==> inputs of v37 <==
==> flow/design.v <==
module fpadd_40(x_40,y_40,res_40,clk_40,rst_40);
input [31:0] x_40,y_40;				      
output [31:0] res_40;				 
input clk_40,rst_40;
parameter menw_40=45;             
reg sing_x_40,sing_y_40;	 
reg [7:0] exp_x_40, exp_y_40,exp_res_40;		 
reg [menw_40:0] mes_x_40, mes_y_40,mes_res_40,mes_medi_40;	 
reg zero_40_x,zero_40_y;	
reg signres;		                     
reg [31:0] resout_40;	 
integer int_exp_x,int_exp_y,int_exp_dif_40;	 
integer renorm_40,renorm_400,renorm_401,renorm_402,renorm_403,renorm_404,renorm_405;	 
parameter [menw_40:0] zero_40=0;
integer int_exp_dif_402,int_exp_dif_401,int_exp_dif_404,int_exp_dif_403,int_exp_dif_405,int_exp_dif_406,int_exp_dif_4000,int_exp_dif_400;
reg [menw_40:0] mes_y_402,mes_y_401,mes_y_403,mes_y_404;
reg [menw_40:0] mes_x_402,mes_x_401,mes_x_403,mes_x_404;
reg [menw_40:0] mes_res_401,mes_res_402,mes_res_403,mes_res_404,mes_res_4000,mes_res_400;
reg [7:0] exp_x_402,exp_x_401;
reg [7:0] exp_res_402,exp_res_401,exp_res_403,exp_res_404,exp_res_4000,exp_res_400;
reg sing_x_402,sing_x_401,sing_x_403;
reg sing_y_402,sing_y_401,sing_y_403;
reg signres2,signres1,signres3,signres4,signres5,signres6,signres00,signres0;
assign res_40=resout_40;
always @(*) begin
renorm_40=0;
  zero_40_x = (x_40[30:0]==0)?1:0;
  zero_40_y = (y_40[30:0]==0)?1:0;
  if( y_40[30:0] > x_40[30:0] ) begin
    exp_x_40 = y_40[30:23];
    exp_y_40 = x_40[30:23];
    sing_x_40 = y_40[31];
    sing_y_40 = x_40[31];
    mes_x_40 = (zero_40_y)?0:{ 2'b1, y_40[22:0],zero_40[menw_40:25]};
    mes_y_40 = (zero_40_x)?0:{ 2'b1, x_40[22:0],zero_40[menw_40:25]};
    signres=sing_x_40;
  end else begin
    sing_x_40 = x_40[31];
    sing_y_40 = y_40[31];
    exp_x_40 = x_40[30:23];
    exp_y_40 = y_40[30:23];
    mes_x_40 = (zero_40_x)?0:{ 2'b1, x_40[22:0],zero_40[menw_40:25]};
    mes_y_40 = (zero_40_y)?0:{ 2'b1, y_40[22:0],zero_40[menw_40:25]};
    signres=sing_x_40;
  end
  int_exp_x=exp_x_40;
  int_exp_y=exp_y_40;
  int_exp_dif_40=exp_x_40-exp_y_40;
int_exp_dif_402=int_exp_dif_401;
mes_y_402=mes_y_401;
mes_x_402=mes_x_401;
exp_x_402=exp_x_401;
sing_x_402=sing_x_401;
sing_y_402=sing_y_401;
signres2=signres1;
  if(int_exp_dif_402 > 24) begin
    exp_res_40=exp_x_402;
    mes_res_40=mes_x_402;
  end else begin
    exp_res_40=exp_x_402;
    mes_res_40=0;
    mes_y_402=(int_exp_dif_402[4])?{16'b0,mes_y_402[menw_40:16]}: {mes_y_402};
    mes_y_402=(int_exp_dif_402[3])?{ 8'b0,mes_y_402[menw_40:8 ]}: {mes_y_402};
    mes_y_402=(int_exp_dif_402[2])?{ 4'b0,mes_y_402[menw_40:4 ]}: {mes_y_402};
    mes_y_402=(int_exp_dif_402[1])?{ 2'b0,mes_y_402[menw_40:2 ]}: {mes_y_402};
    mes_y_402=(int_exp_dif_402[0])?{ 1'b0,mes_y_402[menw_40:1 ]}: {mes_y_402};
  end
mes_y_404=mes_y_403;
mes_x_404=mes_x_403;
mes_res_4000=mes_res_400;
exp_res_4000=exp_res_400;
signres00=signres0;
int_exp_dif_4000=int_exp_dif_400;
 if (int_exp_dif_4000 <=24) begin
    if(sing_x_403 == sing_y_403) 
       	mes_res_4000=mes_x_404+mes_y_404;
	 else mes_res_4000=mes_x_404-mes_y_404;
    if(mes_res_4000[menw_40]) begin
      mes_res_4000={1'b0,mes_res_4000[menw_40:1]};
      exp_res_4000=exp_res_4000+1;
    end
  end
mes_res_402=mes_res_401;
int_exp_dif_404=int_exp_dif_403;
signres4=signres3;
exp_res_402=exp_res_401;
renorm_403=renorm_402;
    if(mes_res_402[menw_40-1:menw_40-32]==0) begin 
	renorm_403[5]=1; mes_res_402={ 1'b0,mes_res_402[menw_40-33:0],32'b0 }; 
    end
    if(mes_res_402[menw_40-1:menw_40-16]==0) begin 
	renorm_403[4]=1; mes_res_402={ 1'b0,mes_res_402[menw_40-17:0],16'b0 }; 
    end
    if(mes_res_402[menw_40-1:menw_40-8]==0) begin 
	renorm_403[3]=1; mes_res_402={ 1'b0,mes_res_402[menw_40-9:0], 8'b0 }; 
    end
    if(mes_res_402[menw_40-1:menw_40-4]==0) begin 
	renorm_403[2]=1; mes_res_402={ 1'b0,mes_res_402[menw_40-5:0], 4'b0 }; 
    end
    if(mes_res_402[menw_40-1:menw_40-2]==0) begin 
	renorm_403[1]=1; mes_res_402={ 1'b0,mes_res_402[menw_40-3:0], 2'b0 }; 
    end
    if(mes_res_402[menw_40-1   ]==0) begin 
	renorm_403[0]=1; mes_res_402={ 1'b0,mes_res_402[menw_40-2:0], 1'b0 }; 
    end
mes_res_404=mes_res_403;
signres6=signres5;
renorm_405=renorm_404;
exp_res_404=exp_res_403;
int_exp_dif_406=int_exp_dif_405;
  if (int_exp_dif_406 <=60)
  begin
    if(mes_res_404 != 0) begin
      if(mes_res_404[menw_40-24:0]==0 && mes_res_404[menw_40-24]==1) begin
	if(mes_res_404[menw_40-11]==1) mes_res_404=mes_res_404+{1'b1,zero_40[menw_40-11:0]};
      end else begin
        mes_res_404=mes_res_404;
      end
      exp_res_404=exp_res_404-renorm_405;
      if(mes_res_404[menw_40-1]==0) begin
       exp_res_404=exp_res_404+1;
       mes_res_404={1'b0,mes_res_404[menw_40-1:1]};
      end
    end else begin
      exp_res_404=0;
      signres6=0;
    end
  end
resout_40={signres6,exp_res_404,mes_res_404[menw_40-2:menw_40-24]};
end
always @(posedge clk_40 or posedge rst_40)
begin
	if (rst_40) 
begin
int_exp_dif_401<=0;
mes_x_401<=0;
mes_y_401<= 0;
exp_x_401 <= 0;
sing_x_401<=0;
sing_y_401<=0;
signres1<=0;
renorm_401<=0;
mes_y_403 <= 0;
mes_x_403 <= 0;
sing_x_403 <= 0;
sing_y_403 <= 0;
mes_res_400 <= 0;
renorm_400 <= 0;
signres0 <= 0;
int_exp_dif_400 <= 0;
exp_res_400 <= 0;
mes_res_401 <= 0;
int_exp_dif_403<= 0;
signres3 <= 0;
exp_res_401<= 0;
renorm_402 <= 0;
mes_res_403<=  0;
signres5<= 0;
renorm_404<= 0;
exp_res_403<= 0;
int_exp_dif_405 <= 0;
end
	else begin
	int_exp_dif_401<= int_exp_dif_40;
	mes_x_401<= mes_x_40;
	mes_y_401<= mes_y_40;
	exp_x_401 <= exp_x_40;
	sing_x_401<= sing_x_40;
	sing_y_401<= sing_y_40;
	signres1<= signres;
	renorm_401<= renorm_40;
	mes_y_403 <= mes_y_402;
	mes_x_403 <= mes_x_402;
	sing_x_403 <= sing_x_402;
	sing_y_403 <= sing_y_402;
	mes_res_400 <= mes_res_40;
	renorm_400 <= renorm_401;
	signres0 <= signres2;
	int_exp_dif_400 <= int_exp_dif_402;
	exp_res_400 <= exp_res_40;
	mes_res_401 <= mes_res_4000;
	int_exp_dif_403<= int_exp_dif_4000;
	signres3 <= signres00;
	exp_res_401<= exp_res_4000;
	renorm_402 <= renorm_400;
	mes_res_403 <= mes_res_402;
	signres5 <= signres4;
	renorm_404 <= renorm_403;
	exp_res_403 <= exp_res_402;
	int_exp_dif_405 <= int_exp_dif_404;
	end
end
endmodule
==> flow/run.sh <==
#!/bin/bash
# the make line also repeats each setting of config.mk as NAME=value (left out here)
make -C /OpenROAD-flow-scripts/flow DESIGN_CONFIG=/design/flow/config.mk WORK_HOME=/design/flow/orfs CLKGATE_MAP_FILE= finish
==> flow/config.mk <==
export PLATFORM = sky130hd
export DESIGN_NAME = fpadd_40
export DESIGN_NICKNAME = fpadd_40
export VERILOG_FILES = /design/flow/design.v
export SDC_FILE = /design/flow/constraint.sdc
export NUM_CORES = 4
export LEC_CHECK = 0
export CAP_MARGIN = 20
export CORE_MARGIN = 2
export CORE_UTILIZATION = 66
export SLEW_MARGIN = 20
==> flow/constraint.sdc <==
create_clock -name core_clock -period 3.65 [get_ports {clk_40}]
set_input_delay 0.7300 -clock core_clock [delete_from_list [all_inputs] [get_ports {clk_40}]]
set_output_delay 0.7300 -clock core_clock [all_outputs]
set_load 0.01 [all_outputs]
==> v27: changes against v37 <==
CORE_UTILIZATION = 40   (was 66)
==> flow/constraint.sdc (replaced) <==
create_clock -name core_clock -period 5.0 [get_ports {clk_40}]
set_input_delay 1.0000 -clock core_clock [delete_from_list [all_inputs] [get_ports {clk_40}]]
set_output_delay 1.0000 -clock core_clock [all_outputs]
set_load 0.01 [all_outputs]
==> v9: changes against v37 <==
CORE_UTILIZATION = 68   (was 66)
CTS_CLUSTER_SIZE = 41   (was default)
==> flow/constraint.sdc (replaced) <==
create_clock -name core_clock -period 4.3 [get_ports {clk_40}]
set_input_delay 0.8600 -clock core_clock [delete_from_list [all_inputs] [get_ports {clk_40}]]
set_output_delay 0.8600 -clock core_clock [all_outputs]
set_load 0.01 [all_outputs]
==> v23: changes against v37 <==
CORE_MARGIN = 9   (was 2)
CORE_UTILIZATION = 40   (was 66)
CTS_CLUSTER_DIAMETER = 150   (was default)
SETUP_SLACK_MARGIN = 1.23   (was default)
==> flow/constraint.sdc (replaced) <==
create_clock -name core_clock -period 5.0 [get_ports {clk_40}]
set_input_delay 1.0000 -clock core_clock [delete_from_list [all_inputs] [get_ports {clk_40}]]
set_output_delay 1.0000 -clock core_clock [all_outputs]
set_load 0.01 [all_outputs]
==> run summary <==
status: complete, no violations
hpwl dp: 41800 um
die area: 54600 um^2
die height: 234 um
met1 usage: 24.7%
worst slack, placed: -13.0 ps
placed insts: 2669
Core Area: 45700 um^2
Pre-Place Util: 40.7%
the above is filed under v23

==> run summary <==
Core Area: 27800 um^2
Fail Step: global routing
Err: [ERROR GRT-0232] Routing congestion too high. Check the congestion heatmap in the GUI.
Pre-Place Util: 67.0%
status: did not finish
the above is filed under v37

==> run summary <==
status: complete, no violations
Core Area: 46300 um^2
die area: 48300 um^2
die height: 220 um
the above is filed under v27

==> run summary <==
worst slack, placed: -734 ps
die height: 169 um
Core Area: 26900 um^2
status: finished with violations
Worst Slack Setup Final: -998 ps
SO Faults: setup timing
# setup viols final: 53
hpwl dp: 40200 um
the above is filed under v9

